`design/flow/config.mk`:
```
export PLATFORM = sky130hd
export DESIGN_NAME = uart
export DESIGN_NICKNAME = uart
export VERILOG_FILES = /design/flow/design.v
export SDC_FILE = /design/flow/constraint.sdc
export NUM_CORES = 4
export LEC_CHECK = 0
export ABC_AREA = 1
export CAP_MARGIN = 35
export CELL_PAD_IN_SITES_DETAIL_PLACEMENT = 1
export CORE_ASPECT_RATIO = 1.03
export CORE_MARGIN = 2
export CORE_UTILIZATION = 64
export CTS_CLUSTER_DIAMETER = 384
export GPL_TIMING_DRIVEN = 1
export PLACE_DENSITY_LB_ADDON = 0.28
export SETUP_SLACK_MARGIN = 2.49
export SLEW_MARGIN = 15
export TNS_END_PERCENT = 70
```
`design/flow/constraint.sdc`:
```
create_clock -name core_clock -period 10.0 [get_ports {clk_i}]
set_input_delay 2.0000 -clock core_clock [delete_from_list [all_inputs] [get_ports {clk_i}]]
set_output_delay 2.0000 -clock core_clock [all_outputs]
set_load 0.01 [all_outputs]
```
`design/flow/design.v`:
```
module count_fifo #(   
    parameter DATA_WIDTH = 8,
    parameter FIFO_DEPTH = 4
) (
    input logic clk,
    input logic rst,
    input logic wr_en,
    input logic rd_en,
    input logic [DATA_WIDTH-1:0] wdata,
    output logic [DATA_WIDTH-1:0] rdata,
    output logic full,
    output logic empty
);
  localparam ADDR_WIDTH = $clog2(FIFO_DEPTH);
  logic [DATA_WIDTH-1:0] fifo_mem[FIFO_DEPTH];
  logic [ADDR_WIDTH-1:0] write_ptr, read_ptr;
  logic [ADDR_WIDTH:0] fifo_count;
  always_ff @(posedge clk) begin
    if (rst) begin
      write_ptr  <= 0;
      read_ptr   <= 0;
      fifo_count <= 0;
    end else begin
      case ({
        wr_en, rd_en
      })
        2'b10:   fifo_count <= fifo_count + 1;
        2'b01:   fifo_count <= fifo_count - 1;
        default: fifo_count <= fifo_count;
      endcase
      if (wr_en && !full) begin
        fifo_mem[write_ptr] <= wdata;
        write_ptr <= write_ptr + 1;
      end
      if (rd_en && !empty) begin
        rdata <= fifo_mem[read_ptr];
        read_ptr <= read_ptr + 1;
      end
    end
  end
  assign full  = (fifo_count == FIFO_DEPTH);
  assign empty = (fifo_count == 0);
endmodule
module le_fifo #(
    parameter DATA_WIDTH = 8,
    parameter FIFO_DEPTH = 4
) (
    input logic clk,
    input logic rst,
    input logic wr_en,
    input logic rd_en,
    input logic [DATA_WIDTH-1:0] wdata,
    output logic [DATA_WIDTH-1:0] rdata,
    output logic full,
    output logic empty
);
  localparam ADDR_WIDTH = $clog2(FIFO_DEPTH);
  logic [DATA_WIDTH-1:0] fifo_mem[FIFO_DEPTH];
  logic [ADDR_WIDTH-1:0] write_ptr, read_ptr;
  always_ff @(posedge clk) begin
    if (rst) begin
      write_ptr <= 0;
      read_ptr  <= 0;
    end else begin
      if (wr_en && !full) begin
        fifo_mem[write_ptr] <= wdata;
        write_ptr <= write_ptr + 1;
      end
      if (rd_en && !empty) begin
        rdata <= fifo_mem[read_ptr];
        read_ptr <= read_ptr + 1;
      end
    end
  end
  assign full  = ((write_ptr + 1'b1) == read_ptr);
  assign empty = (write_ptr == read_ptr);
endmodule
module wbit_fifo #(
    parameter DATA_WIDTH = 8,
    parameter FIFO_DEPTH = 4
) (
    input logic clk,
    input logic rst,
    input logic wr_en,
    input logic rd_en,
    input logic [DATA_WIDTH-1:0] wdata,
    output logic [DATA_WIDTH-1:0] rdata,
    output logic full,
    output logic empty
);
  localparam ADDR_WIDTH = $clog2(FIFO_DEPTH);
  logic [DATA_WIDTH-1:0] fifo_mem[FIFO_DEPTH];
  logic [ADDR_WIDTH:0] write_ptr, read_ptr;
  logic wrap_around;
  always_ff @(posedge clk) begin
    if (rst) begin
      write_ptr <= 0;
      read_ptr  <= 0;
    end else begin
      if (wr_en && !full) begin
        fifo_mem[write_ptr[ADDR_WIDTH-1:0]] <= wdata;
        write_ptr <= write_ptr + 1;
      end
      if (rd_en && !empty) begin
        rdata <= fifo_mem[read_ptr[ADDR_WIDTH-1:0]];
        read_ptr <= read_ptr + 1;
      end
    end
  end
  assign wrap_around = (write_ptr[ADDR_WIDTH] ^ read_ptr[ADDR_WIDTH]);
  assign full = wrap_around & (write_ptr[ADDR_WIDTH-1:0] == read_ptr[ADDR_WIDTH-1:0]);
  assign empty = (write_ptr == read_ptr);
endmodule
module uart_tx #(
    parameter DATA_WIDTH = 8,
    parameter FIFO_DEPTH = 16
) (
    input logic clk_i,
    input logic rst_ni,
    input logic [15:0] baud_div_i,
    input logic tx_we_i,      
    input logic tx_en_i,      
    input logic [DATA_WIDTH-1:0] din_i,  
    output logic empty_o,   
    output logic full_o,    
    output logic tx_bit_o   
);
  localparam COUNTER_WIDTH = $clog2(DATA_WIDTH);
  logic                     rd_en;   
  logic [   DATA_WIDTH-1:0] data;   
  logic [   DATA_WIDTH-1:0] data_q;   
  logic [COUNTER_WIDTH-1:0] bit_counter;   
  logic [             15:0] baud_counter;   
  typedef enum logic [1:0] {
    IDLE,            
    SENDING_START,   
    SENDING_DATA,    
    SENDING_STOP     
  } state_t;
  state_t state, next_state;
  wbit_fifo #(
      .DATA_WIDTH(DATA_WIDTH),
      .FIFO_DEPTH(FIFO_DEPTH)
  ) tx_buffer (
      .clk  (clk_i),
      .rst  (!rst_ni),
      .wr_en(tx_we_i),
      .rd_en(rd_en),
      .wdata(din_i),
      .rdata(data),
      .full (full_o),
      .empty(empty_o)
  );
  always_comb begin
    next_state = state;
    rd_en = 1'b0;   
    unique case (state)
      IDLE: begin
        if (tx_en_i && !empty_o) begin
          rd_en = 1'b1;
          next_state = SENDING_START;
        end
      end
      SENDING_START: begin
        if (baud_counter == baud_div_i - 1) begin
          next_state = SENDING_DATA;
        end
      end
      SENDING_DATA: begin
        if (baud_counter == baud_div_i - 1 && bit_counter == DATA_WIDTH - 1) begin
          next_state = SENDING_STOP;
        end
      end
      SENDING_STOP: begin
        if (baud_counter == baud_div_i - 1) begin
          if (tx_en_i && !empty_o) begin
            rd_en = 1'b1;
            next_state = SENDING_START;
          end else begin
            next_state = IDLE;
          end
        end
      end
    endcase
    case (state)
      IDLE:          tx_bit_o = 1'b1;
      SENDING_START: tx_bit_o = 1'b0;
      SENDING_DATA:  tx_bit_o = data_q[bit_counter];
      SENDING_STOP:  tx_bit_o = 1'b1;
      default:       tx_bit_o = 1'b1;
    endcase
  end
  always_ff @(posedge clk_i or negedge rst_ni) begin
    if (!rst_ni) begin
      state <= IDLE;
      baud_counter <= 0;
      bit_counter <= 0;
      data_q <= '1;
    end else begin
      state <= next_state;
      if (state == IDLE) begin
        baud_counter <= 0;
      end else if (baud_counter == baud_div_i - 1) begin
        baud_counter <= 0;
      end else begin
        baud_counter <= baud_counter + 1;
      end
      if (baud_counter == baud_div_i - 1) begin
        case (state)
          IDLE: begin
            bit_counter <= 0;
          end
          SENDING_START: begin
            bit_counter <= 0;
            data_q <= data;
          end
          SENDING_DATA: begin
            if (bit_counter < DATA_WIDTH - 1) begin
              bit_counter <= bit_counter + 1;
            end
          end
          SENDING_STOP: begin
            bit_counter <= 0;
          end
          default: ;
        endcase
      end
    end
  end
endmodule
module uart_rx #(
    parameter DATA_WIDTH = 8,
    parameter FIFO_DEPTH = 16
) (
    input logic        clk_i,        
    input logic        rst_ni,       
    input logic [15:0] baud_div_i,   
    input logic        rx_re_i,      
    input logic        rx_en_i,      
    input logic        rx_bit_i,     
    output logic [DATA_WIDTH-1:0] dout_o,   
    output logic                  full_o,   
    output logic                  empty_o   
);
  localparam COUNTER_WIDTH = $clog2(DATA_WIDTH + 1);
  logic [   DATA_WIDTH-1:0] rx_data_reg;   
  logic [COUNTER_WIDTH-1:0] bit_counter;   
  logic [             15:0] baud_counter;   
  typedef enum logic [1:0] {
    IDLE,   
    START_BIT,   
    DATA_BITS,   
    STOP_BIT   
  } state_t;
  state_t state, next_state;
  logic mid_tick;
  logic end_tick;
  logic rx_we;
  assign mid_tick = (baud_counter == (baud_div_i >> 1));
  assign end_tick = (baud_counter == baud_div_i);
  wbit_fifo #(
      .DATA_WIDTH(DATA_WIDTH),
      .FIFO_DEPTH(FIFO_DEPTH)
  ) rx_buffer (
      .clk  (clk_i),
      .rst  (!rst_ni),
      .wr_en(rx_we),
      .rd_en(rx_re_i),
      .wdata(rx_data_reg),
      .rdata(dout_o),
      .full (full_o),
      .empty(empty_o)
  );
  assign rx_we = (state == STOP_BIT) && end_tick;
  always_comb begin
    next_state = state;
    unique case (state)
      IDLE: begin
        if (rx_en_i && !rx_bit_i && !full_o) begin
          next_state = START_BIT;
        end
      end
      START_BIT: begin
        if (mid_tick) begin
          if (!rx_bit_i) begin
            next_state = DATA_BITS;
          end else begin
            next_state = IDLE;
          end
        end
      end
      DATA_BITS: begin
        if (mid_tick && bit_counter == DATA_WIDTH - 1) begin
          next_state = STOP_BIT;
        end
      end
      STOP_BIT: begin
        if (mid_tick) begin
          if (rx_bit_i == 1'b1) begin
            next_state = IDLE;
          end
        end
      end
    endcase
  end
  always_ff @(posedge clk_i or negedge rst_ni) begin
    if (!rst_ni) begin
      state    <= IDLE;
      baud_counter <= '0;
      bit_counter <= '0;
      rx_data_reg <= '0;
    end else begin
      state <= next_state;
      if (state == IDLE || end_tick) begin
        baud_counter <= '0;
      end else begin
        baud_counter <= baud_counter + 1'b1;
      end
      if (mid_tick) begin
        if (state == DATA_BITS) begin
          rx_data_reg[bit_counter] <= rx_bit_i;
          if (bit_counter < DATA_WIDTH - 1) begin
            bit_counter <= bit_counter + 1'b1;
          end
        end else if (state == START_BIT) begin
          bit_counter <= '0;
        end
      end
    end
  end
endmodule
module uart #(
    parameter DATA_WIDTH = 8,
    parameter FIFO_DEPTH = 16
) (
    input  logic        clk_i,        
    input  logic        rst_ni,       
    input  logic        stb_i,        
    input  logic [ 1:0] adr_i,        
    input  logic [ 3:0] byte_sel_i,   
    input  logic        we_i,         
    input  logic [31:0] dat_i,        
    output logic [31:0] dat_o,        
    input  logic        uart_rx_i,    
    output logic        uart_tx_o     
);
  logic                                                                                                               [          15:0] baud_div_reg;   
  logic                                                                                                                                tx_en_reg;   
  logic                                                                                                                                rx_en_reg;   
  logic                                                                                                                                tx_full_o;   
  logic                                                                                                                                tx_empty_o;   
  logic                                                                                                                                rx_full_o;   
  logic                                                                                                                                rx_empty_o;   
  logic                                                                                                                                rx_frame_error;   
  logic                                                                                                                                tx_we_o;   
  logic                                                                                                                                rx_re_o;   
  logic                                                                                                               [DATA_WIDTH-1:0] dout_o;   
  logic                                                                                                               [          31:0] rdata;
  logic                                                                                                                                rd_state;
  assign rx_frame_error = 1'b0;
  enum logic [1:0] {UART_BAUD_ADDR = 2'b00, UART_CTRL_ADDR = 2'b01, UART_STATUS_ADDR = 2'b10, UART_DATA_ADDR = 2'b11}                  uart_reg_e;
  uart_tx #(
      .DATA_WIDTH(DATA_WIDTH),
      .FIFO_DEPTH(FIFO_DEPTH)
  ) uart_tx_inst (
      .clk_i     (clk_i),
      .rst_ni    (rst_ni),
      .baud_div_i(baud_div_reg),
      .tx_we_i   (tx_we_o),
      .tx_en_i   (tx_en_reg),
      .din_i     (dat_i[DATA_WIDTH-1:0]),
      .full_o    (tx_full_o),
      .empty_o   (tx_empty_o),
      .tx_bit_o  (uart_tx_o)
  );
  uart_rx #(
      .DATA_WIDTH(DATA_WIDTH),
      .FIFO_DEPTH(FIFO_DEPTH)
  ) uart_rx_inst (
      .clk_i     (clk_i),
      .rst_ni    (rst_ni),
      .baud_div_i(baud_div_reg),
      .rx_re_i   (rx_re_o),
      .rx_en_i   (rx_en_reg),
      .dout_o    (dout_o),
      .full_o    (rx_full_o),
      .empty_o   (rx_empty_o),
      .rx_bit_i  (uart_rx_i)
  );
  always_ff @(posedge clk_i) begin
    if (!rst_ni) begin
      baud_div_reg <= 16'd0;
      tx_en_reg    <= 1'b0;
      rx_en_reg    <= 1'b0;
    end else if (stb_i && we_i) begin
      unique case (adr_i)
        UART_BAUD_ADDR: begin
          if (byte_sel_i[0] || byte_sel_i[1]) baud_div_reg <= dat_i[15:0];
        end
        UART_CTRL_ADDR: begin
          if (byte_sel_i[0]) begin
            tx_en_reg <= dat_i[0];
            rx_en_reg <= dat_i[1];
          end
        end
        default: ;   
      endcase
    end
  end
  always_comb begin
    tx_we_o = 1'b0;
    rx_re_o = 1'b0;
    if (stb_i) begin
      unique case (adr_i)
        UART_DATA_ADDR: begin
          if (we_i) begin
            tx_we_o = ~tx_full_o;
          end else begin
            rx_re_o = ~rx_empty_o;
          end
        end
        default: ;
      endcase
    end
  end
  always_ff @(posedge clk_i) begin
    if (!rst_ni) begin
      rdata <= '0;
      rd_state <= '0;
    end else begin
      rdata <= rdata;
      rd_state <= stb_i && adr_i == UART_DATA_ADDR && !we_i && !rx_empty_o;
      if (stb_i) begin
        unique case (adr_i)
          UART_BAUD_ADDR:   rdata <= {16'b0, baud_div_reg};
          UART_CTRL_ADDR:   rdata <= {29'b0, rx_en_reg, tx_en_reg};
          UART_STATUS_ADDR: rdata <= {27'b0, rx_frame_error, rx_empty_o, rx_full_o, tx_empty_o, tx_full_o};
          default:          rdata <= '0;
        endcase
      end
    end
  end
  assign dat_o = rd_state ? {{(32 - DATA_WIDTH) {1'b0}}, dout_o} : rdata;
endmodule
```
`design/flow/run.sh`:
```
#!/bin/bash
# the make line also repeats each setting of config.mk as NAME=value (left out here)
make -C /OpenROAD-flow-scripts/flow DESIGN_CONFIG=/design/flow/config.mk WORK_HOME=/design/flow/orfs CLKGATE_MAP_FILE= finish
```
==> results of run 1 <==
-- metal layers --
metal	up-vias	GRT usage, %
li1	5950	-
met1	7908	54.3
met2	2441	80.6
met3	1095	11.7
met4	22	36.3
met5	-	0
-- cell type report --
cell class / instances / area, sq um / share of cell area, %
flip-flops and latches: 390 / 10900 / 55.1
multi-input cells: 1098 / 5910 / 30.0
clock buffers: 56 / 1120 / 5.70
repair buffers: 62 / 634 / 3.22
inverters: 133 / 499 / 2.53
well taps: 346 / 433 / 2.20
clock inverters: 20 / 205 / 1.04
diodes: 16 / 40.0 / 0.203
==> run summary, run 1 <==
Physical implementation

Total power normalized to cell area comes to 220 nW/um^2. The number of pins exceeding their max-slew limit in the final report is 2. Summing internal, switching and leakage power gives 4.33 mW. The power report shows net switching accounting for 33.6% of the total. The die is 173 microns tall. The summed area of non-filler cells in the final layout is 19,700 sq um. The most critical hold endpoint after final layout shows a slack of 509 ps.

The endpoint of the worst hold-timing path is rdata[14]. The wire length recorded after detailed routing is a little under 90,000 microns. The leakage dissipation is between 7 and 8 nW. CTS built an H-tree with a depth of 2. The top cell type by area accounts for 46.2% of the synthesized area. The number of cells upsized or downsized after cts is 0. Per the post-route antenna check, the number of violating nets is 0. The average instance area after synthesis is roughly 10 sq um. Yosys reported that registers with async set or reset make up 16.2%. The count of hold-fix buffers inserted at cts is 0. The tightest min-delay check is of the flip-flop to flip-flop type. The multiplexer share of the synthesized area is less than 1%. Data on the critical path arrives at its endpoint at between 3000 and 4000 ps.

The detailed-routed wire length on met3 is 14,400 microns. The commonest cells after synthesis are edfxtp_1, nor2_1, nand2_1. Following the worst setup path forward leads to its endpoint at uart_tx_o. During placement, the flow inserted port buffers numbering 41.

The layout checks failed on max-capacitance violations, max-slew violations. The insertion delay at the late pin of the worst-skew pair is a little over 600 ps. RePlAce ended its routability-driven mode at a weighted congestion of 0.878. After floorplanning, the core was sized to cover between 20,000 and 30,000 sq um.

After synthesis the cells add up to 17,700 sq um. The critical-path maximum fanout is 8. The worst slack at placement is 5200 ps. The number of enable flip-flop cells is 272. The number of buffers and inverters on the critical path is 2. The worst setup path is launched from a flip-flop.

The row count is 61. The highest clock frequency the design can meet is between 150 and 200 MHz. Per STA, the worst path is made up of inv_1, nor2_1, o221ai_1, o211ai_1, nand2_1, clkdlybuf4s50_1. The internal power of the cells totals 2.87 mW.

The placed wire-length estimate is around 37,000 microns. The total grt overflow is 0. The worst register-to-register path begins at uart_rx_inst.rx_buffer.read_ptr[1]. The total setup violations reported at the end of the flow is 0. The path type of the worst setup path is flip-flop to output pin. Sequential elements use 61.4% of the synthesized area. According to the floorplan report, the total die area is just under 30,000 sq um. By area, the combinational part of the netlist is dominated by simple AND/OR/NAND/NOR gates. TritonCTS created about 40 clock buffers.

The TritonCTS clock tree is done. In this run, the clock network consumes 38.8% of the power. The leading cell type by number of instances after synthesis is edfxtp_1. The largest delay contributor family on the critical path is AND-OR/OR-AND gates. For this design, the slowest cell found on the critical path is o221ai_1.

After detailed placement, the design holds a cell count of a little over 2,000. The post-layout worst setup margin is 4810 ps. The power report puts the net switching power at 1.46 mW. The required arrival time at the worst endpoint is 8000 ps.

TritonRoute reported its final design rule violation total as 0. The type of element capturing the critical path is an output pin. The final route contains about 17,000 vias. The detailed route wirelength on metal2 is approximately 37,000 microns. The cell count along the critical path is 6. The worst pin sits at a relative slew slack of -13.8%. The number of maximum-capacitance constraint violations is 1. The unique cell type count in the Yosys netlist is 56.

The share of the core filled with cells is 72.7%. According to the timing report, the critical path is launched from uart_tx_inst.bit_counter[0]. For the final database, setup skew stands at around 58 ps. The area growth from synthesis to layout is 11.4%.

edfxtp_1 takes more of the synthesized area than any other cell. The first routing iteration left approximately 3,800 violations. The number of global-route vias before repair is 16,252. The post-synth register bit count is 390.

The post-synthesis share of cell area spent on full adders, half adders and majority gates is ~1.4%. Along the worst hold path, the cell count comes to 2. The summed negative setup slack over all endpoints is 0 ps. The area recorded from the Yosys report for this design is 17,700 sq um. The final critical delay including setup and external delays is 5190 ps. STA shows the worst reg2reg path with a cell count of 11.

The finished layout holds 2,121 standard cells, fillers aside. The number of failing hold endpoints at the final stage is 0. The synth_stat.txt file lists the number of cells as 1,700.

The parity-gate share of the synthesized area counting xor and xnor cells is roughly 2.8%. The worst-case vdd ir drop is 337 uV. The net total in the final layout is 1,789. The synthesized netlist handed to floorplanning was reported with a cell count of 1,700. The sequential share of power is 46.5%. The placed instances occupy a cell area of 18,200 sq um. The count of fill cells added during filler insertion is 2,681. Across all stage logs, warnings added up to between 50 and 60. The reg-to-reg setup timing slack is ~5800 ps. The die outline width is about 170 microns. The power consumed by the clock network is 1.68 mW. The hold path startpoint is rdata[14].

In the floorplan report the effective utilization is 65.3%. The transition time recorded at the tightest slew-check pin is roughly 1700 ps. Per the detail_route report, routed wire per instance is 41.7 microns. The sequential power is 2.01 mW. Across every metal layer, demand over resource in global routing totals 48.5%.

The cell at the root of the clock tree is clkbuf_16. The count of warnings emitted by yosys is 4. The main area contributors are edfxtp_1, dfrtp_1, dfxtp_1. The dominant power group in this design is sequential cells. The clock passes through at most 3 buffers. The combinational group share of total power is 14.7%. The final critical path takes up 51.9% of the cycle.

Routed signal wires occupy layers up through met5. The first global-routing pass estimated around 100,000 microns of wire. The total routed wire length on the met1 layer is 24,900 microns. The endpoint identified for the worst register-to-register timing path is uart_rx_inst.rx_buffer.fifo_mem[0][5]. The delay of the slowest cell on the worst path is about 780 ps. For this run, the detailed router's first-pass iteration total came to 10. Setup repair after global routing left no endpoint under its margin. The power in combinational cells is 0.635 mW. The clock net sink count is 390. The run finished, with violations left. The number of ports placed on the die boundary is 76. The leading register cell type out of synthesis is edfxtp_1. The number of antenna violations at the first check in global routing is 13. The fraction of the mapped netlist area in simple logic gates is 16.7%.

Entering global routing, the biggest net connects roughly 70 pins. The buffer count from post-CTS setup fixing is 0. After clock tree synthesis, the clock-pin slew on the worst setup and hold paths is 80 ps. The script logs the ratio of routed vias to standard cells as 8.21. The compound-gate portion of the synthesized area is 11.2%.
==> run 2, diff against run 1 <==
CAP_MARGIN = 0   (was 35)
CELL_PAD_IN_SITES_DETAIL_PLACEMENT = not set   (was 1)
CORE_ASPECT_RATIO = not set   (was 1.03)
CORE_UTILIZATION = 72   (was 64)
CTS_CLUSTER_DIAMETER = 53   (was 384)
CTS_CLUSTER_SIZE = 13   (was not set)
GPL_ROUTABILITY_DRIVEN = 0   (was not set)
GPL_TIMING_DRIVEN = not set   (was 1)
PLACE_DENSITY_LB_ADDON = 0.07   (was 0.28)
SETUP_SLACK_MARGIN = 0.29   (was 2.49)
SLEW_MARGIN = 20   (was 15)
TNS_END_PERCENT = not set   (was 70)
clock period = 2.57 ns   (was 10.0 ns; I/O delays follow)
==> run 2 against run 1 <==
Compared with the run above:
- now clean on timing, DRC and antenna
- sequential share of layout area shrank 2.3 points
- clock power grew to 3.2 times the previous value
- critical path depth grew 4
- final cell count grew 2.3%
- utilization grew 12 points
- clock-buffer cell count grew 5
==> run summary, run 2 <==
Physical implementation

In this run the mean area of a mapped cell was 10.4 sq um. By startpoint and endpoint, the worst setup path is classified as flip-flop to flip-flop. The cell type with the highest aggregate area in the netlist is edfxtp_1.

The endpoint of the most critical register-to-register path is uart_rx_inst.bit_counter[2]. The launch point of the critical path was reported as uart_rx_inst.baud_counter[4]. The number of cells on the worst reg-to-reg path is 10. The power density over the cells is 723 nW/um^2. The leakage component of the power was reported as between 7 and 8 nW. The normalized max-slew margin is between 40% and 50%.

The post-CTS clock slew at the launch and capture registers of the worst setup and hold paths is approximately 60 ps. Port buffering added 41 buffers. The pin closest to its max-slew limit shows a slew of 788 ps. Yosys stat counts 1,700 cells in the synthesized netlist. In this run, the combinational gates consume 13.2% of the power.

The initial detailed-routing violation count is 1,655. Setup repair after global routing could not meet its margin everywhere. Sequential cells burn 51.2% of the power. STA puts the critical path data required time at 2990 ps. Setup slack on the worst reg-to-reg path comes out at ~220 ps.

The leading cell type by number of instances after synthesis is edfxtp_1. Per the detail_route report, the via count comes to 13,431. The portion of synthesized cell area occupied by the leading cell type is 46.2%. The number of DRC violations after detailed routing is 0.

The largest net degree at the start of global routing is between 60 and 70. According to the floorplan log, the row count is 57. The number of buffers created by CTS is 38. Along the worst path, the maximum fanout reaches 5. The script logs the mean routed wire length per placed instance as ~20 microns. Post-synth the commonest register cell is edfxtp_1.

The script computed the net switching share of total power as 27.5%. The area growth from synthesis to layout is 16.7%. The number of enable flip-flop cells is approximately 270. The final worst clock skew is 16.8 ps. The main area contributors are edfxtp_1, dfrtp_1, dfxtp_1. The power report puts the net switching power at 4.10 mW. Yosys mapped the design onto roughly 56 distinct sky130hd cell types.

The clock H-tree reported by CTS has 2 levels. The number of global-route vias before repair is about 13,000. The synthesized netlist devotes between 2 and 3% of its cell area to XOR and XNOR gates. The dominant combinational cell family by area after synthesis is simple AND/OR/NAND/NOR gates. The die outline area is 25,800 sq um.

The final layout reports a setup TNS of 0 ps. Looking at the reg2reg group, the worst path starts from uart_rx_inst.baud_counter[4]. CTS placed an instance of clkbuf_16 at the clock tree root. The total routed wirelength is 44,400 microns. The cell sequence reported for the critical path is inv_1, nor2_1, nor3_1, nand4_1, nor4_2, nand2_2, nor2_2, inv_1, nor2_1, nor2_1. After Yosys synthesis, AND-OR and OR-AND compound gates account for 11.2% of the synthesized area. The timing report gives the biggest stage delay along the critical path as 410 ps. Summing the sequential cell areas from Yosys gives 61.4% of the chip area. The initial standard-cell utilization of the core is 72.9%. The worst setup path is captured at a flip-flop. The flow reports power dissipated in combinational cells as 1.96 mW. The startpoint kind of the worst setup timing path is a flip-flop. The vertical die size is about 160 microns. The number of buffer and inverter stages on the critical path is 2. The number of pins exceeding their max-slew limit in the final report is 0. Counting endpoints that fail hold in the final report gives 0. The flow reports power dissipated in sequential cells as about 7.6 mW. The all-layer global routing usage is roughly 33%.

Once detail routing completed, the nets flagged for antenna violations numbered 0. Based on the critical path, the design can be clocked at up to 426 MHz. Synthesis inferred 390 register bits. The CTS log lists the clock sinks for this run as 390. The number of vias per cell is 6.19. The summed area of non-filler cells in the final layout is 20,600 sq um. Ranked by instance count, the synthesized netlist is headed by edfxtp_1, nor2_1, nand2_1. The run finished with no timing, DRC or antenna violations. The cell area after technology mapping is 17,700 sq um. In the synthesized netlist, the number of instances is 1,700. For this run, the number of Yosys warnings is 4. The timing report lists the critical path depth as 10 cells. The number of antenna violations at the first check in global routing is 1.

The end-of-flow timing check tallies setup violations at 0. The async set or reset register ratio after synthesis is 16.2%. The TritonCTS clock tree is done. Summed over the clock group, the power is 5.31 mW.

The multiplexer share of the synthesized area is 0.927%. 76 I/O pins were placed. The repair_antennas step left the layout with diodes totalling 0. Data arrives at the worst endpoint at between 2000 and 3000 ps. The number of maximum-capacitance constraint violations is 0. The most repeated library cell on the critical path is nor2_1.

The cell-mix breakdown from Yosys lists the simple-gate area share as between 10% and 20%. The worst path in the final design needs a cycle of 2350 ps, including I/O delays and setup. The floorplan step set the die width to 161 microns. The placed wire-length estimate is 27,400 microns. The worst VDD IR drop from the latest analysis is a little over 900 uV. The internal power consumption is 10.8 mW. Following the worst setup path forward leads to its endpoint at uart_rx_inst.bit_counter[2]. Among cell families on the critical path, the largest total delay comes from simple AND/OR/NAND/NOR gates. For the worst-skew pair, the clock arrives at the later sink with an insertion delay of 540 ps. After layout, the worst path uses 91.4% of the clock period.

Warnings raised by the tools during the run amount to 56. Among all stages on the critical path, the largest delay is contributed by dfrtp_1. Ranked by power, first place goes to sequential cells. The finished design was reported to have a net count of around 1,900.

For reference, full adder, half adder and majority cells occupy 1.41% of the area reported after synthesis. The first global-routing pass estimated approximately 67,000 microns of wire. Counting along the longest clock path gives a buffer depth of 3. Note that the worst hold path type here is input port to async pin. The area reported by Yosys stat is 17,700 sq um. The total grt overflow is 0. The count of TritonRoute iterations in the first routing pass is 8. The clock network fraction of total power is between 30% and 40%. The post-placement cell area is 18,700 sq um. The share of the core filled with cells is 85.1%. The floorplan step defined a core boundary enclosing 24,200 sq um.
## run 2: cell type report
cell class              count  area, sq um
flip-flops and latches    390        10900
well taps                 324          405
inverters                 133          504
repair buffers            155         1370
clock inverters             9         75.1
fillers                  1263         3610
multi-input cells        1098         6290
clock buffers              61         1090
## run 2: metal layers
layer / up-vias / routed length [microns] / GRT usage (%)
met2: 726 / 21600 / 54.3
met3: 126 / 4060 / 4.98
met1: 6490 / 17100 / 46.0
met5: - / 13 / 0
met4: 2 / 1630 / 12.9
li1: 6087 / - / -
## run 2: what timing repair did
item | 4_1_cts | 5_1_grt
resized | 52 | 96
buffers inserted | 10 | 21
pin swaps | 10 | 29
setup endpoints to repair | 170 | 193
hold buffers | 0 | 0
## run 2: through the flow
step                cells  power [mW]  hold slack [ps]  setup slack (ps)
floorplan            1715        8.79              218               295
global placement     2069        9.37              457               101
detailed placement   2069        9.44              454              17.3
CTS                  2149        14.7              150               149
global route         2170        15.4              186              97.4
finish               2170        14.9              141               222
==> run 3, diff against run 2 <==
ABC_AREA = not set   (was 1)
CAP_MARGIN = 20   (was 0)
CELL_PAD_IN_SITES_DETAIL_PLACEMENT = 2   (was not set)
CORE_UTILIZATION = 40   (was 72)
CTS_CLUSTER_DIAMETER = not set   (was 53)
CTS_CLUSTER_SIZE = not set   (was 13)
GPL_ROUTABILITY_DRIVEN = not set   (was 0)
GPL_TIMING_DRIVEN = 0   (was not set)
PLACE_DENSITY_LB_ADDON = 0.13   (was 0.07)
SETUP_SLACK_MARGIN = not set   (was 0.29)
SLEW_MARGIN = 25   (was 20)
clock period = 10.0 ns   (was 2.57 ns; I/O delays follow)
==> run 3 against run 2 <==
Compared with the run above:
- setup slack improved by 5100 ps
- critical path type is now flip-flop to output pin
- still clean on timing, DRC and antenna
- area after synthesis decreased by 2.7%
- via count decreased by 24%
- highest routed layer is now met4
- utilization decreased by 38 points
==> run summary, run 3 <==
Physical implementation

The switching share of total power is 25.3%. The worst path meets setup with 5330 ps of slack. The critical path ends at uart_tx_o. The internal portion of the total power is roughly 2.9 mW. The number of failing hold endpoints at the final stage is 0. The cell type with the highest aggregate area in the netlist is edfxtp_1.

OpenSTA, run right after detailed placement, puts the worst setup slack at 5330 ps. The average instance area after synthesis is 14.2 sq um. The iteration count recorded for the first detailed-route pass is 4. The OpenROAD report gives the critical path a data arrival time of 2670 ps. Per STA, the worst path accumulates the most delay in the family multiplexers. The launch point of the worst reg-to-reg path is baud_div_reg[0].

In the final report, the number of endpoints failing setup comes to 0. In this run the power density over the cells is 197 nW/um^2. The startpoint kind of the worst setup timing path is a flip-flop. The number of global-route vias before repair is around 11,000.

The insertion delay at the late pin of the worst-skew pair is 580 ps. The leading cell type by number of instances after synthesis is edfxtp_1. The launch point of the critical path was reported as uart_tx_inst.bit_counter[0]. The share of the core filled with cells is 47.0%. Looking at the reg2reg group, the worst path ends at uart_tx_inst.tx_buffer.rdata[4]. Per the synthesis report, the adder-cell share of the synthesized area is 1.45%. The buffer count from post-CTS setup fixing is 0. The row count is 75. The net switching power of the design is 0.988 mW. The number of gates resized after CTS was 0.

The final weighted congestion in routability-driven placement is 0.790. The core area is 42,200 sq um. Yosys printed 4 warnings.

In the final routed layout, each cell accounts on average for ~24 microns. The area reported by Yosys stat is 17,200 sq um. The initial detailed-routing violation count is 673.

For this run, the script counts the antenna cells in the layout as 0. The vertical die size is between 200 and 250 microns. Setup slack on the worst reg-to-reg path comes out at 5370 ps. For this configuration, the core starts out at a cell density of 40.7%. After clock tree synthesis, the flow added hold-fix buffers numbering 0.

The multiplexer share of the synthesized area is 12.7%. The combinational group share of total power is 7.9%. The cell total in the yosys stat output is 1,211. The deepest level of the CTS H-tree is 2.

The worst min-delay path category is flip-flop to flip-flop. Per the run summary, max-cap violations total 0. The path type of the worst setup path is flip-flop to output pin.

Per the synthesis report, the number of distinct cell types is around 60. Per the final report, max-transition violations number 0. The horizontal die dimension reported for this design is 211 microns. The clock network consumes a total of roughly 1.7 mW.

Summing the sequential cell areas from Yosys gives 63.1% of the chip area. The largest net degree at the start of global routing is 48. The report gives the cell count of the worst hold path as 1. TritonCTS built the clock tree. STA lists the startpoint of the worst hold path as uart_tx_inst.tx_buffer.rdata[7].

The power in combinational cells is 0.309 mW. Summing over the stages, the warning tally comes to 54. The summed negative setup slack over all endpoints is 0 ps. The compound-gate portion of the synthesized area is between 3 and 4%. The cell sitting at the root of the clock tree is a clkbuf_16. The number of vias per cell is between 5 and 6.

The normalized max-slew margin is 36.4%. Data on the critical path is required at its endpoint by 8000 ps. The all-layer global routing usage is 21.2%. The endpoint of the worst hold-timing path is uart_tx_inst.data_q[7]. For reference, the critical path cell chain is mux4_2, mux2_2, a211o_1, clkdlybuf4s50_1. Of the total synthesized cell area, the portion taken by AND, OR, NAND and NOR gates is 10.6%. The number of antenna violations at the first check in global routing was 0.

Derived from the worst setup path, the maximum achievable clock frequency is 214 MHz. The number of enable flip-flop cells is 272. Pin placement for this block handled 76 I/O pins.

The cell area after technology mapping is roughly 17,000 sq um. In this run, flip-flops and latches consume 49.7% of the power. The synthesized instance count is 1,211. The leading register cell type out of synthesis is edfxtp_1. Counting instances in the post-synthesis netlist gives the leading cell types as edfxtp_1, nand2_1, nor2_1. The number of cells on the worst reg-to-reg path is 12.

The type of element capturing the critical path is an output pin. The number of buffer and inverter stages on the critical path is 1. The flow measured a signed area growth from synthesis to layout of 15.2%. The number of routed nets with antenna violations is 0. The clock net sink count is 390. For reference, the top cells by area after synthesis are edfxtp_1, mux4_2, dfrtp_1. The number of buffers created by CTS is 44. Summed over all sequential cells, the power is between 1.5 and 2 mW. The parity-gate share of the synthesized area counting xor and xnor cells is 4.99%. Summing over every cut layer, the via total after detailed routing is roughly 10,000.

Clock skew on the completed layout was measured at 22.4 ps. The portion of synthesized cell area occupied by the leading cell type is a little under half. The flow reports that the clock network draws 42.3% of the design power. The maximum clock path buffer count is 3. Setup repair after global routing left no endpoint under its margin.

The wire-length estimate of the detail-placed layout is 31,600 microns. The net total in the final layout is approximately 1,400. The synthesized design contains 390 register bits. The worst-margin pin slew is 951 ps. The number of DRC violations after detailed routing is 0. The die outline area is between 40,000 and 50,000 sq um. The largest single stage delay on the critical path is around 540 ps. The cell count along the critical path is 4. The critical-path maximum fanout is 5. The first-pass GRT wire length is 70,700 microns. The number of buffers inserted by port buffering is 39.

The total routed wirelength is roughly 46,000 microns. The total grt overflow is 0. The leakage dissipation is 6.74 nW. The worst-case vdd ir drop is ~170 uV.

Among the non-sequential cells, multiplexers take the most area. On the worst setup and hold paths after CTS, the clock-pin slew comes to 60 ps. Of all flip-flops after synthesis, the portion carrying an async set or reset was between 10% and 20%. Post-route period utilization is reported as 46.7%. For the finished layout, the period the worst path requires is 4670 ps. The cell with the biggest individual delay on the critical path is mux4_2.

The highest-power group is sequential cells. The flow ran to the end and the layout has no timing, DRC or antenna violations.
## run 3: stage by stage
stage	hold WS [ps]	instance area (sq um)	instances	total power [mW]
after floorplan	450	17300	1226	2.13
after global placement	458	18300	1804	2.25
after detailed placement	471	18400	1805	2.28
after CTS	480	19800	1886	3.94
after global routing	484	19800	1886	4.04
final	477	19800	1886	3.91
## run 3: layout make-up
type	count	area, sq um
tap	539	674
sequential	390	10900
fill	4078	22400
timing repair buffer	40	415
clock buffer	55	1170
clock inverter	26	290
buffer	92	444
multi-input combinational	715	5870
inverter	29	109
## run 3: routing by layer
layer | global-route usage [%] | part of all wire [%] | wire [microns]
met1 | 27.2 | 43 | 19700
met2 | 37.4 | 52 | 23900
met3 | 3.37 | 3.3 | 1500
met4 | 5.73 | 2.3 | 1070
met5 | 0 | 0 | 0
==> run 4, diff against run 3 <==
CELL_PAD_IN_SITES_DETAIL_PLACEMENT = not set   (was 2)
CORE_UTILIZATION = 60   (was 40)
GPL_TIMING_DRIVEN = not set   (was 0)
PLACE_DENSITY_LB_ADDON = not set   (was 0.13)
SLEW_MARGIN = 20   (was 25)
clock period = 4.17 ns   (was 10.0 ns; I/O delays follow)
==> run 4 against run 3 <==
Compared with the run above:
- clock skew is 2.3 ps lower
- via count is 5.5% lower
- final cell count is 12% lower
- non-clock buffer count is 50 lower
- design area is 2.7% lower
- die size is 33% lower
- critical path type is now flip-flop to flip-flop
- largest cell class unchanged
- highest routed layer is now met5
==> run summary, run 4 <==
Physical implementation

For the sequential group, total power comes out at 4.72 mW. The worst setup path is launched from a flip-flop. Of the total power, the clock network draws 39.6%.

The net total in the final layout is 1,322. The fraction of the mapped netlist area in simple logic gates is 10.6%. The clock net sink count is between 300 and 400. The global routing met2 resource utilization is 39.1%. For the finished layout, the period the worst path requires is 3850 ps.

The net switching power in the latest report is approximately 2.1 mW. In this design, the stage delay of the slowest critical-path cell is between 600 and 700 ps. On met3, the global router reports a usage of between 3 and 4%. The die covers approximately 30,000 sq um. The script computed the net switching share of total power as about a quarter. The initial standard-cell utilization of the core is approximately 60%. Post-CTS timing repair inserted 0 buffers for setup. The area growth from synthesis to layout is 12.1%. The number of pins exceeding their max-slew limit in the final report is 0. The total grt overflow is 0.

The internal power consumption is 6.65 mW. Global routing used 24.5% of the available tracks across all layers. The number of DRC violations after detailed routing is 0.

Post-CTS repair changed the size of 0 cells. The count of warnings emitted by yosys is 4. The worst-margin pin slew is ~940 ps. The critical-path maximum fanout is 8.

The average instance area after synthesis is 14.2 sq um. The count of TritonRoute iterations in the first routing pass is 5. Across all register-to-register paths, the minimum setup slack is 320 ps. Setup repair after global routing left no endpoint under its margin.

For the worst setup path, the data required time is 4370 ps. The endpoint of the worst hold-timing path is uart_tx_inst.data_q[1]. The deepest level of the CTS H-tree is 2. The cell at the root of the clock tree is clkbuf_16.

The number of maximum-capacitance constraint violations is 0. Summed over all failing endpoints, the final setup total negative slack is 0 ps. Summed over all combinational cells, the power is 0.584 mW.

The portion of synthesized cell area occupied by the leading cell type is 47.5%. The startpoint of the worst setup timing path is baud_div_reg[0]. The number of cells on the worst reg-to-reg path is 10. Counting both buffers and inverters, the worst setup path holds a total of 1. Among the stages of the critical path, the cell type that occurs most often is mux2i_1. The synthesized design contains 272 enable-type register cells.

As logged by OpenROAD, the buffers inserted on ports number roughly 41. The post-synthesis share of cell area spent on full adders, half adders and majority gates is 1.45%. The final weighted congestion in routability-driven placement is 0.865. The synthesized netlist occupies a cell area of 17,200 sq um.

The highest clock frequency the design can meet is 260 MHz. The number of global-route vias before repair was 9,831. The leading register cell type out of synthesis is edfxtp_1. Counting instances in the post-synthesis netlist gives the leading cell types as edfxtp_1, nand2_1, nor2_1. Counting flops and latches in the post-synthesis netlist gives 390. Of the available clock period, the critical path in the final layout requires 92.4%. The final report gives the standard cell area, fillers excluded, as around 19,000 sq um. Global routing put the most usage on met2.

The count of fill cells added during filler insertion is 1,968. The first routing iteration left 785 violations. Of the post-synthesis cell area, the part taken by muxes is about 13%.

Yosys attributes the largest share of cell area to edfxtp_1, mux4_2, dfrtp_1. The power consumed by the clock network is roughly 3.5 mW. The worst min-delay path category is flip-flop to flip-flop. The wire-length estimate of the detail-placed layout is 23,700 microns. The dominant power group in this design is sequential cells.

The design draws 8.78 mW. The critical path ends at uart_tx_inst.tx_buffer.rdata[2]. The run finished with no timing, DRC or antenna violations. The core area is approximately 28,000 sq um. The worst-case vdd ir drop is ~420 uV.

The sequential cell area fraction in the yosys report is 63.1%. The hold path startpoint is uart_tx_inst.tx_buffer.rdata[1]. The cell type with the highest aggregate area in the netlist is edfxtp_1. Per the detail_route report, routed wire per instance is 21.4 microns. The number of failing hold endpoints at the final stage is 0. The die outline width is 173 microns. After clock tree synthesis, the flow added hold-fix buffers numbering 0.

The type of element capturing the critical path is a flip-flop. The combinational group share of total power is 6.7%. The row count is 61. The power density over the cells is approximately 450 nW/um^2. The CTS report gives the tree buffer count as 41. The insertion delay at the late pin of the worst-skew pair is about 550 ps.

The unique cell type count in the Yosys netlist is roughly 60. The routed design ends up with an antenna cell count of 0. The normalized max-slew margin is 37.0%. Entering global routing, the biggest net connects 65 pins. Looking at the clock tree report, the maximum root-to-sink buffer count equals 3. Nets still carrying antenna violations after routing amount to 0. Endpoints with negative setup slack in the final report add up to 0.

The total routed wirelength is 35,700 microns. The launch point of the worst reg-to-reg path is baud_div_reg[0]. The first global-routing pass estimated 56,500 microns of wire.

All stages included, the depth of the critical timing path comes to 10. Per report_power, the sequential group accounts for 53.7% of the total. The async set or reset register ratio after synthesis is between 10% and 20%. After technology mapping, the gate count stands at 1,211. The leading cell type by number of instances after synthesis is edfxtp_1. The path type of the worst setup path is flip-flop to flip-flop.

The cell with the biggest individual delay on the critical path is or4b_2. The routed layout has 9,675 vias.

The number of antenna violations at the first check in global routing is 1. The number of instances on the worst hold path is 1. Dividing the detail-routed via count by the number of cells gives 5.80. For reference, compound AND-OR and OR-AND cells occupy just under 4% of the area reported after synthesis.

The tool warning count for the run is 56. The cell-mix breakdown from Yosys lists the XOR/XNOR area share as 4.99%. Global routing used 35.9% of the available met1 tracks.

The floorplan report gives the top-level pin count as 76. The leakage dissipation is 6.66 nW. Among the non-sequential cells, multiplexers take the most area. The post-place instance area is 18,000 sq um. The final worst clock skew is 20.1 ps. Listed in order, past its start point the critical path passes inv_1, ha_1, or4b_2, nor4_1, mux2i_1, mux2i_1, nand4b_1, or4b_1, o21ai_2, and2_1. The TritonCTS clock tree is done. On the critical path the data arrives at slightly above 4000 ps.

The kind of cell with the highest combined delay along the critical path is simple AND/OR/NAND/NOR gates. The die is 173 microns tall. The capture point of the worst register-to-register path is recorded as uart_tx_inst.tx_buffer.rdata[2].

The area reported by Yosys stat is 17,200 sq um. On the reported timing paths, the clock transition at the registers reads 60 ps. The cell total in the yosys stat output is 1,211.
[run 4: metrics by stage]
step	setup WS (ps)	cells	hold slack [ps]	utilization, %
floorplan	421	1226	450	-
global placement	396	1594	460	64.3
detailed placement	333	1594	467	64.3
CTS	324	1668	482	68.9
global route	84.3	1668	485	68.9
finish	317	1668	480	68.9
[run 4: per-layer routing]
layer	vias to the layer above	part of all wire, %
met1	4828	46
li1	4528	-
met2	261	47
met4	2	2.1
met3	56	4.9
met5	-	0.036
[run 4: layout make-up]
type                       count  area [sq um]  share of cell area, %
multi-input combinational    715          5850                   30.3
clock inverter                24           191                  0.992
clock buffer                  50          1090                   5.65
timing repair buffer          82           716                   3.71
tap                          378           473                   2.45
inverter                      29           109                  0.564
sequential                   390         10900                   56.3
==> run 5, diff against run 4 <==
ABC_AREA = 1   (was not set)
CAP_MARGIN = 0   (was 20)
CORE_ASPECT_RATIO = 0.92   (was not set)
CORE_UTILIZATION = 72   (was 60)
CTS_CLUSTER_DIAMETER = 357   (was not set)
CTS_CLUSTER_SIZE = 21   (was not set)
PLACE_DENSITY = 0.4   (was not set)
SETUP_SLACK_MARGIN = 0.37   (was not set)
TNS_END_PERCENT = 60   (was not set)
clock period = 2.57 ns   (was 4.17 ns; I/O delays follow)
==> run 5 against run 4 <==
Compared with the run above:
- global-route usage rose by 7.3 points
- non-clock buffer count rose by 55
- clock power is 3% higher
- via count rose by 32%
- area after synthesis is 2.8% higher
- clock skew grew 15 ps
- wire length is 15% higher
- hold slack lost 83 ps
- utilization up 12 points
==> run summary, run 5 <==
Physical implementation

The flow ran to the end and the layout has no timing, DRC or antenna violations. Setup repair after global routing could not meet its margin everywhere. Dividing the final minimum period by the clock period gives about 94%. The initial standard-cell utilization of the core is 72.6%. The number of routed nets with antenna violations is 0. The switching share of total power is roughly 28%. Global routing finished with a remaining overflow of 0. The report lists the power per cell area as 663 nW/um^2. The fraction of the mapped netlist area in simple logic gates is 16.7%. The compound-gate portion of the synthesized area is 11.2%. The highest-power group is sequential cells. The clock arrives with 35.0 ps of skew. The deepest level of the CTS H-tree is 1. The net total in the final layout is 1,845.

The initial detailed-routing violation count is 1,518. Sequential elements use 61.4% of the synthesized area. The cell count along the critical path is 9. The number of global-route vias before repair came to between 10,000 and 15,000.

The critical path maximum fanout is 8. The endpoint of the most critical register-to-register path is uart_rx_inst.rx_buffer.fifo_mem[6][0]. The clock net sink count is about 390.

Summing over every cut layer, the via total after detailed routing is 12,791. The worst hold path belongs to the class input port to async pin. The count of TritonRoute iterations in the first routing pass is 17. RePlAce ended its routability-driven mode at a weighted congestion of 0.895. The floorplan has 55 rows. The total design power is 13.1 mW. In this run the static leakage power is 7.65 nW. The final critical delay including setup and external delays is 2420 ps.

The unique cell type count in the Yosys netlist is 56. The number of DRC violations after detailed routing is 0. The synthesized netlist has a Yosys-reported chip area of 17,700 sq um. Summed over all routing layers, the global router reports a total usage of 31.7%. The die outline area is 25,800 sq um. The async set or reset register ratio after synthesis is 16.2%. The dominant combinational cell family by area after synthesis is simple AND/OR/NAND/NOR gates. Of the total power, the clock network draws approximately 27%. The combinational gate area is 6150 sq um. The count of buffers added on input and output ports is 41. The insertion delay at the late pin of the worst-skew pair is 560 ps.

The gate count of the mapped netlist is 1,700. The number of ports placed on the die boundary is 76. The portion of synthesized cell area occupied by the leading cell type is 46.2%.

The flip-flop and latch count after synthesis is around 390. Based on the critical path, the design can be clocked at up to 413 MHz. From synthesis to final layout, the design area changed by 12.0%.

After synthesis the cells add up to 17,700 sq um. Entering global routing, the biggest net connects about 68 pins. Using the TritonRoute via totals, the vias-per-cell ratio works out to roughly 6.

In the post-route report, total wirelength is listed as 40,900 microns. The largest delay contributor family on the critical path is simple AND/OR/NAND/NOR gates. The parity-gate share of the synthesized area counting xor and xnor cells is 2.82%. The core area is 24,400 sq um.

The register area is between 10,000 and 15,000 sq um. The number of antenna violations at the first check in global routing came to 0. CTS placed an instance of clkbuf_16 at the clock tree root. The launch point of the critical path was reported as uart_rx_inst.baud_counter[7]. The maximum clock path buffer count is 3. The first-pass GRT wire length is 63,900 microns. In this run, the synthesized area fraction spent on adder and majority cells is recorded as 1.41%. For reference, the final report shows the max-slew violation count at 0. The final hold violation count recorded for this run is 0. For this run the top cell type by instance count after synthesis was edfxtp_1. On the worst path, the slowest cell contributes a delay of 470 ps. The number of buffers created by CTS is 22. The TritonCTS clock tree is done. The number of inserted diodes is 0.

The cell total in the yosys stat output is around 1,700. The power consumed by the clock network is 3.60 mW. The launch point of the worst reg-to-reg path is uart_rx_inst.baud_counter[7]. The type of element capturing the critical path is a flip-flop. The path type of the worst setup path is flip-flop to flip-flop.

The multiplexer share of the synthesized area is 0.927%. The number of cells on the worst reg-to-reg path is 9. The summed negative setup slack over all endpoints is 0 ps.

After detailed routing, the average wire length per cell comes to 19.4 microns. The average instance area after synthesis is 10.4 sq um. In this run, synthesis inferred 272 flip-flops with an integrated enable. The data arrival time at the worst-slack endpoint is 2670 ps. The sequential power is 7.63 mW. The signal on the critical path passes through xnor2_1, nand4_1, or2_2, nor3_4, nand3_4, nor2_4, nand2_2, nor2_1, buf_6. The placed wire-length estimate is 27,500 microns.

STA puts the critical path data required time at around 2800 ps. In the post-synthesis netlist, the biggest area contributors are edfxtp_1, dfrtp_1, dfxtp_1. The total setup violations reported at the end of the flow is 0. The net switching power of the design is 3.63 mW. According to the floorplan report, the die width is 167 microns. The warning tally printed by Yosys for this design is 4. Measured against its own limit, the worst slew margin works out to about half. The number of maximum-capacitance constraint violations is 0. The worst-case vdd ir drop is 699 uV. The power in combinational cells is 1.91 mW.

The number of buffer and inverter stages on the critical path is 1. The worst-margin pin slew is about 760 ps. The vertical die size is ~150 microns. Looking at the worst setup and hold paths, the clock pins of their registers show a slew of 90 ps. The count of fill cells added during filler insertion is around 1,500.

STA classifies the critical path startpoint as a flip-flop. The internal power consumption is about 9.5 mW. The setup check on the worst reg-to-reg path leaves a slack of 150 ps. The end of the critical path is uart_rx_inst.rx_buffer.fifo_mem[6][0]. The tool warning count is roughly 60. Among all stages on the critical path, the largest delay is contributed by dfrtp_2. The sequential share of power is 58.1%. Per the synthesis report, the dominant area consumer among library cells is edfxtp_1. By count the netlist is led by edfxtp_1, nor2_1, nand2_1.

Looking at the cell usage after synthesis, the top flip-flop cell is edfxtp_1. Per report_power, the combinational group accounts for 14.5% of the total.
[run 5: per-stage QoR]
stage          setup slack [ps]  instance area (sq um)  util [%]  hold WS [ps]  std cells
5_1_grt                    71.0                  19800      81.3           403       2110
2_1_floorplan               295                  17800         -           218       1715
4_1_cts                     222                  19500      79.9           387       2099
6_report                    151                  19800      81.3           396       2110
3_5_place_dp               18.9                  18700      76.8           402       2054
3_3_place_gp                102                  18700      76.8           402       2054
[run 5: repair_timing]
action                     4_1_cts  5_1_grt
resized                         25       71
hold buffers                     1        0
setup buffers                    5       11
hold endpoints to repair        12        0
pin swaps                        6       17
setup endpoints to repair      166      277
[run 5: cell type report]
cell class | instances | area share, %
Sequential cell | 390 | 54.9
Multi-Input combinational cell | 1098 | 31.1
Clock buffer | 37 | 3.06
Timing Repair Buffer | 137 | 6.21
Clock inverter | 2 | 0.208
Tap cell | 313 | 1.98
Inverter | 133 | 2.56
[run 5: per-layer routing]
layer	share of wire [%]	vias to the layer above	global-route usage, %	routed length, microns
met5	0	-	0	0
met4	2.5	0	8.03	1020
met3	9.0	85	4.38	3700
met2	48	634	51.8	19500
met1	41	6059	46.0	16700
li1	-	6013	-	-
==> run 6, diff against run 5 <==
CAP_MARGIN = 20   (was 0)
CORE_ASPECT_RATIO = not set   (was 0.92)
CORE_UTILIZATION = 70   (was 72)
CTS_CLUSTER_DIAMETER = not set   (was 357)
CTS_CLUSTER_SIZE = 14   (was 21)
PLACE_DENSITY = not set   (was 0.4)
PLACE_DENSITY_LB_ADDON = 0.05   (was not set)
SETUP_SLACK_MARGIN = 0.31   (was 0.37)
TNS_END_PERCENT = not set   (was 60)
clock period = 2.64 ns   (was 2.57 ns; I/O delays follow)
==> run 6 against run 5 <==
Compared with the run above:
- still clean on timing, DRC and antenna
- wire length grew 6.3%
- final cell count grew 3.4%
- critical path depth grew 1
- clock power grew 51%
- design area grew 4.6%
- non-clock buffer count grew 19
- flip-flop count is the same
- largest cell class unchanged
- synthesized cell count is the same
==> run summary, run 6 <==
Physical implementation

The number of ports placed on the die boundary is ~76. The non-filler instance count after layout is 2,181. The critical-path maximum fanout is 8. The sequential share of power is 50.3%. Per the synth log, the flip-flop and latch total comes to 390. The deepest level of the CTS H-tree is 2. The main area contributors are edfxtp_1, dfrtp_1, dfxtp_1.

The portion of synthesized cell area occupied by the leading cell type is 46.2%. The number of cells on the worst reg-to-reg path is 10. According to the hold report, the worst path is of the input port to async pin type. The first global-routing pass estimated 65,600 microns of wire. The parity-gate share of the synthesized area counting xor and xnor cells is 2.82%. The OpenROAD report gives the critical path a data arrival time of 2590 ps.

By count the netlist is led by edfxtp_1, nor2_1, nand2_1. The TritonCTS clock tree is done. The multiplexer share of the synthesized area is 0.927%. The final weighted congestion in routability-driven placement is between 0.9 and 1. STA classifies the critical path endpoint as a flip-flop. The total overflow left after global routing is 0. The cell total in the yosys stat output is approximately 1,700. As reported, the later end of the worst-skew pair has a clock insertion delay of between 500 and 600 ps. Synthesis produced 1,700 cells. The biggest area contributor in the post-synthesis netlist is edfxtp_1.

The path type of the worst setup path is flip-flop to flip-flop. The average instance area after synthesis is roughly 10 sq um. In this run, the synthesized area fraction spent on AND-OR/OR-AND gates is recorded as 11.2%. In the synthesized netlist the async set-or-reset flop fraction comes to 16.2%.

Yosys mapped a number of flops with a built-in enable equal to ~270. The delay of the slowest cell on the worst path is 410 ps. The total routed wirelength is ~43,000 microns. The internal power consumption is 10.8 mW. In this run, CTS created clock tree buffers numbering around 40. After Yosys synthesis, full adders, half adders and majority gates account for 1.41% of the synthesized area.

The initial detailed-routing violation count is 1,555. The startpoint of the worst setup timing path is uart_rx_inst.baud_counter[9]. STA lists the endpoint of the worst register-to-register path as uart_rx_inst.rx_buffer.fifo_mem[14][1]. Summing every instance area after synthesis gives 17,700 sq um. The largest delay contributor family on the critical path is simple AND/OR/NAND/NOR gates.

For this run, the register share of the synthesized area comes to 61.4%. In the final timing run, aggregate negative setup slack is 0 ps. The highest clock frequency the design can meet is 425 MHz. The dominant combinational cell family by area after synthesis is simple AND/OR/NAND/NOR gates. The tool warning count is 56. The final timing report lists clock skew as 20.6 ps.

The ratio of final minimum period to clock period is 89.1%. The die is 163 microns wide. The clock net sink count is 390. Summed over the clock group, the power is roughly 5.4 mW. The number of vias per cell is 6.20.

The post-CTS clock slew at the launch and capture registers of the worst setup and hold paths is 60 ps. In the placement report, post-DP HPWL is listed as 26,900 microns. The number of global-route vias before repair is 12,617. The die outline area is 26,600 sq um. The number of maximum-capacitance constraint violations is 0. The area growth from synthesis to layout is 17.2%. The power density over the cells is just over 700 nW/um^2.

The highest-power group is sequential cells. Per the OpenROAD power report, leakage power amounts to 8.07 nW. For reference, the critical path cell chain is inv_2, nor2_2, nor3_2, nand4_1, nor3_4, nand3_4, nor2_4, nand2_4, nor2_1, buf_4.

Nets still carrying antenna violations after routing amount to 0. The script computed the net switching share of total power as a little over a quarter. The number of pins exceeding their max-slew limit in the final report is 0. The total setup violations reported at the end of the flow is 0.

The script logs the mean routed wire length per placed instance as 19.9 microns. According to the floorplan log, the row count is 58. The post-layout worst setup margin is approximately 290 ps. The final timing report derives a shortest allowable period of 2350 ps. Looking at the critical path, the single cell with the biggest stage delay is dfrtp_1. The most common cell in the synthesized netlist is edfxtp_1. The vertical die size is 163 microns. The initial standard-cell utilization of the core is 70.9%. The maximum clock path buffer count is 3. Per the post-run analysis, buffers plus inverters along the critical path come to 2. The worst-margin pin slew is 774 ps. Looking at the VDD voltage map, the peak drop is 869 uV. The largest net degree at the start of global routing is 95. The worst slack at placement is between 70 and 80 ps. The sequential power is about 7.4 mW. The leading register cell type out of synthesis is edfxtp_1.

The launch point of the worst reg-to-reg path is uart_rx_inst.baud_counter[9]. The netlist uses 56 different library cells. The startpoint kind of the worst setup timing path is a flip-flop. Total global-route track usage over all layers is 31.7%. The combinational power reported by the tool is between 1.5 and 2 mW. For reference, simple AND, OR, NAND and NOR cells occupy 16.7% of the area reported after synthesis.

Per report_power, the combinational group accounts for 13.0% of the total. The count of TritonRoute iterations in the first routing pass is 7. The cell count along the critical path is 10. The end of the critical path is uart_rx_inst.rx_buffer.fifo_mem[14][1]. The number of instances in the placed design is 2,074. The required arrival time at the worst endpoint is 2880 ps.

The flow ran to the end and the layout has no timing, DRC or antenna violations. For flop-to-flop paths, the worst setup slack is 290 ps. The normalized max-slew margin is 48.2%.

The power report puts the net switching power at 3.95 mW. Counting the warning lines in the Yosys log gives 4. Setup repair after global routing could not meet its margin everywhere. The clock network burns 36.7% of the power. The net total in the final layout is 1,882. The core area is 25,000 sq um. In this run, post-CTS hold repair placed 0 buffers. The number of antenna violations at the first check in global routing came to 1. The count of fill cells added during filler insertion is 1,343. The number of failing hold endpoints at the final stage is 0. The number of DRC violations after detailed routing is 0. The number of buffers inserted by port buffering is 41.

The via total after detailed routing is 13,514. The area reported by Yosys stat is 17,700 sq um. The cell at the root of the clock tree is clkbuf_16.
==> run 6: stage by stage <==
step	hold WS (ps)	util [%]	power [mW]	cell area (sq um)
6_report	123	83.0	14.8	20700
5_1_grt	150	83.0	15.2	20700
4_1_cts	135	81.1	14.7	20200
3_5_place_dp	456	75.1	9.21	18800
3_3_place_gp	453	75.1	9.13	18800
2_1_floorplan	232	-	8.56	17800
==> run 6: what timing repair did <==
action / 4_1_cts / 5_1_grt
cloned: 0 / 2
resized: 47 / 80
pin swaps: 14 / 28
hold endpoints to repair: 0 / 0
setup buffers: 10 / 21
endpoints found under the setup margin: 172 / 177
==> run 6: final cells by class <==
class | count | area, sq um | area share, %
Clock inverter | 16 | 143 | 0.688
Inverter | 133 | 502 | 2.42
Tap cell | 330 | 413 | 1.99
Multi-Input combinational cell | 1098 | 6230 | 30.0
Sequential cell | 390 | 10900 | 52.6
Timing Repair Buffer | 156 | 1430 | 6.91
Clock buffer | 57 | 1120 | 5.38
Antenna cell | 1 | 2.50 | 0.0121
==> run 6: layer usage <==
layer,vias up,GRT usage (%),part of all wire (%)
li1,6114,-,-
met4,0,11.6,3.1
met5,-,0,0
met2,754,53.1,50
met3,117,4.74,8.2
met1,6529,42.6,39
==> run 7, diff against run 6 <==
CAP_MARGIN = 40   (was 20)
CORE_UTILIZATION = 72   (was 70)
CTS_CLUSTER_DIAMETER = 56   (was not set)
CTS_CLUSTER_SIZE = 21   (was 14)
PLACE_DENSITY = 0.4   (was not set)
PLACE_DENSITY_LB_ADDON = not set   (was 0.05)
SETUP_SLACK_MARGIN = 0.37   (was 0.31)
clock period = 2.57 ns   (was 2.64 ns; I/O delays follow)
==> run 7 against run 6 <==
Compared with the run above:
- still clean
- largest cell class unchanged
- register-to-register slack worse by 80 ps
- fmax is 0.51% lower
- synthesized cell count stayed put
- sequential power is 3% higher
- largest power group unchanged
- area after synthesis stayed put
==> run summary, run 7 <==
Physical implementation

The initial detailed-routing violation count is 1,835. The synthesized design spends more area on one cell type than any other, namely edfxtp_1. The first global-routing pass estimated approximately 66,000 microns of wire. Walking the critical path from launch to capture passes 10 cell instances. The type of element capturing the critical path is a flip-flop.

The path type of the worst setup path is flip-flop to flip-flop. The power density over the cells is 693 nW/um^2. The multiplexer share of the synthesized area is 0.927%. The number of maximum-capacitance constraint violations is 0.

The largest delay contributor family on the critical path is simple AND/OR/NAND/NOR gates. The post-layout worst setup margin is 206 ps. Per STA, the endpoint of the critical path is uart_rx_inst.rx_buffer.fifo_mem[14][7]. The worst setup path is launched from a flip-flop.

The count of fill cells added during filler insertion is around 1,300. The report puts the hold buffer count at CTS at 0. The final worst clock skew is between 20 and 25 ps. The flow measured a signed area growth from synthesis to layout of 16.7%. STA puts the critical path data required time at between 2000 and 3000 ps. The end-of-flow timing check tallies setup violations at 0. The core region is about 24,000 sq um. The final layout reports a setup TNS of 0 ps. Listed in order, past its start point the critical path passes buf_4, xnor2_1, nand4_1, or2_4, nor3_4, nand3_4, nor2_4, nand2_4, nor2_4, buf_6. The gate count of the mapped netlist is approximately 1,700. STA reports the tightest min-delay check as being of type input port to async pin.

The netlist uses 56 different library cells. The tool warning count for the run is 59. The number of vias per cell is 6.18. For reference, the post-synthesis area per instance comes to 10.4 sq um. The compound-gate portion of the synthesized area is 11.2%. The flow ran to the end and the layout has no timing, DRC or antenna violations. For this block, the routed nets add up to 44,100 microns of wire. Yosys printed 4 warnings. The pre-CTS setup check shows a worst slack of 21.9 ps. In the floorplan report the effective utilization is 72.9%. The CTS report gives the tree buffer count as 29. For this run, the total global-route usage over all layers was measured as between 30% and 40%. The switching share of total power is 28.8%. The number of antenna violations at the first check in global routing came to 3. The row count is ~57. The total grt overflow is 0. Hold-check failures listed in the final report amount to 0.

The leakage power in the latest report is 8.05 nW. Per the post-route antenna check, the number of violating nets is 0. After detailed routing, the number of remaining DRC violations is 0. For reference, full adder, half adder and majority cells occupy under 10% of the area reported after synthesis. The largest net degree at the start of global routing is about 68. The sequential cell area fraction in the yosys report is 61.4%.

During placement, the flow inserted port buffers numbering 41. The power in combinational cells is 2.03 mW. The most numerous cell type found on the critical path is nor2_4. The number of ports placed on the die boundary is between 70 and 80. The sequential share of power is 53.4%. The detailed router placed 13,377 vias in this run. The data arrival time at the worst-slack endpoint is 2650 ps. Based on the critical path, the design can be clocked at up to between 400 and 500 MHz.

The internal power consumption is 10.2 mW. In the log, the iteration count for the first detailed-route pass is 6. After clock tree synthesis, the clock-pin slew on the worst setup and hold paths is 90 ps.

The TritonCTS clock tree is done. Per report_power, the Sequential row totals 7.64 mW. Of all nets on the critical path, the largest fanout is 8. The average detailed-routed wire length per instance is 20.4 microns.

Post-route period utilization is reported as between 90% and 100%. The most frequently used library cell after synthesis is edfxtp_1. Looking at the clock tree report, the H-tree level count equals 1. The final timing report derives a shortest allowable period of approximately 2400 ps. The synthesized netlist occupies a cell area of 17,700 sq um. For the worst flop-to-flop path, the logic depth is 10. The highest-power group is sequential cells. The die is approximately 160 microns tall. The worst-case vdd ir drop is 928 uV. After synthesis, the design contains 1,700 cells according to Yosys. The endpoint of the most critical register-to-register path is uart_rx_inst.rx_buffer.fifo_mem[14][7].

The setup check on the worst reg-to-reg path leaves a slack of ~210 ps. The flip-flop and latch count after synthesis is 390. Per the timing report, the most critical flop-to-flop path originates at baud_div_reg[1]. The placed wire-length estimate is 27,200 microns.

At the pin with the least slew margin, the transition time is 792 ps. The async set or reset register ratio after synthesis is 16.2%. Setup repair after global routing could not meet its margin everywhere. The clock network fraction of total power is 32.4%. The number of global-route vias before repair is between 10,000 and 15,000.

The combinational group share of total power is ~14%. The fraction of the mapped netlist area in simple logic gates is 16.7%. The worst-case max-slew headroom was logged as 47.0%.

The parity-gate share of the synthesized area counting xor and xnor cells is 2.82%. For this design the total switching power over the nets is 4.11 mW. CTS saw 390 sinks. The number of pins exceeding their max-slew limit in the final report is 0. The die outline area is 25,800 sq um. The portion of synthesized cell area occupied by the leading cell type is 46.2%. The area recorded from the Yosys report for this design is 17,700 sq um. For the worst-skew pair, the clock arrives at the later sink with an insertion delay of 580 ps. OpenSTA lists the critical path startpoint as baud_div_reg[1]. The dominant combinational cell family by area after synthesis is simple AND/OR/NAND/NOR gates. The cell at the root of the clock tree is clkbuf_16. For this run, the slowest stage of the critical path takes 380 ps. No sink is reached through more buffers than the 3 on the longest clock path. The slowest stage of the critical path belongs to the cell dfxtp_4. Power attributed to the clock group is 4.64 mW.

Yosys attributes the largest share of cell area to edfxtp_1, dfrtp_1, dfxtp_1. The die is 161 microns wide. The number of enable flip-flop cells is 272. The final weighted congestion in routability-driven placement is 0.912. The leading register cell type out of synthesis is edfxtp_1. In the synthesized netlist, the cells that appear most often are edfxtp_1, nor2_1, nand2_1. The number of buffers and inverters on the critical path is 2. The net total in the final layout is 1,878.
-- run 7: metal layers --
layer  track usage (%)  vias up  routed length [microns]
li1                  -     6111                        -
met1              44.4     6436                    17300
met2              54.3      692                    21400
met3              5.94      134                     3750
met4              11.6        4                     1630
met5                 0        -                       23
-- run 7: cell type report --
class / instances / area [sq um] / share of cell area (%)
clock inverter: 22 / 236 / 1.15
tap: 324 / 405 / 1.96
clock buffer: 32 / 737 / 3.57
timing repair buffer: 161 / 1440 / 6.96
sequential: 390 / 10900 / 52.8
inverter: 133 / 507 / 2.46
multi-input combinational: 1100 / 6410 / 31.1
antenna: 1 / 2.50 / 0.0121
-- run 7: timing repair --
item,CTS,global route
gates cloned,0,2
endpoints found under the setup margin,172,278
gates resized,93,84
buffers inserted,20,18
pin swaps,23,23
-- run 7: stage by stage --
step | instances | hold slack [ps] | total power [mW] | instance area (sq um) | utilization (%)
6_report | 2163 | 89.1 | 14.3 | 20600 | 85.1
5_1_grt | 2163 | 89.3 | 14.8 | 20600 | 85.1
4_1_cts | 2142 | 56.1 | 14.1 | 20100 | 83.0
3_5_place_dp | 2068 | 459 | 9.50 | 18800 | 77.4
3_3_place_gp | 2068 | 454 | 9.41 | 18800 | 77.4
2_1_floorplan | 1715 | 218 | 8.79 | 17800 | -
Power and IR drop assume default switching activity.
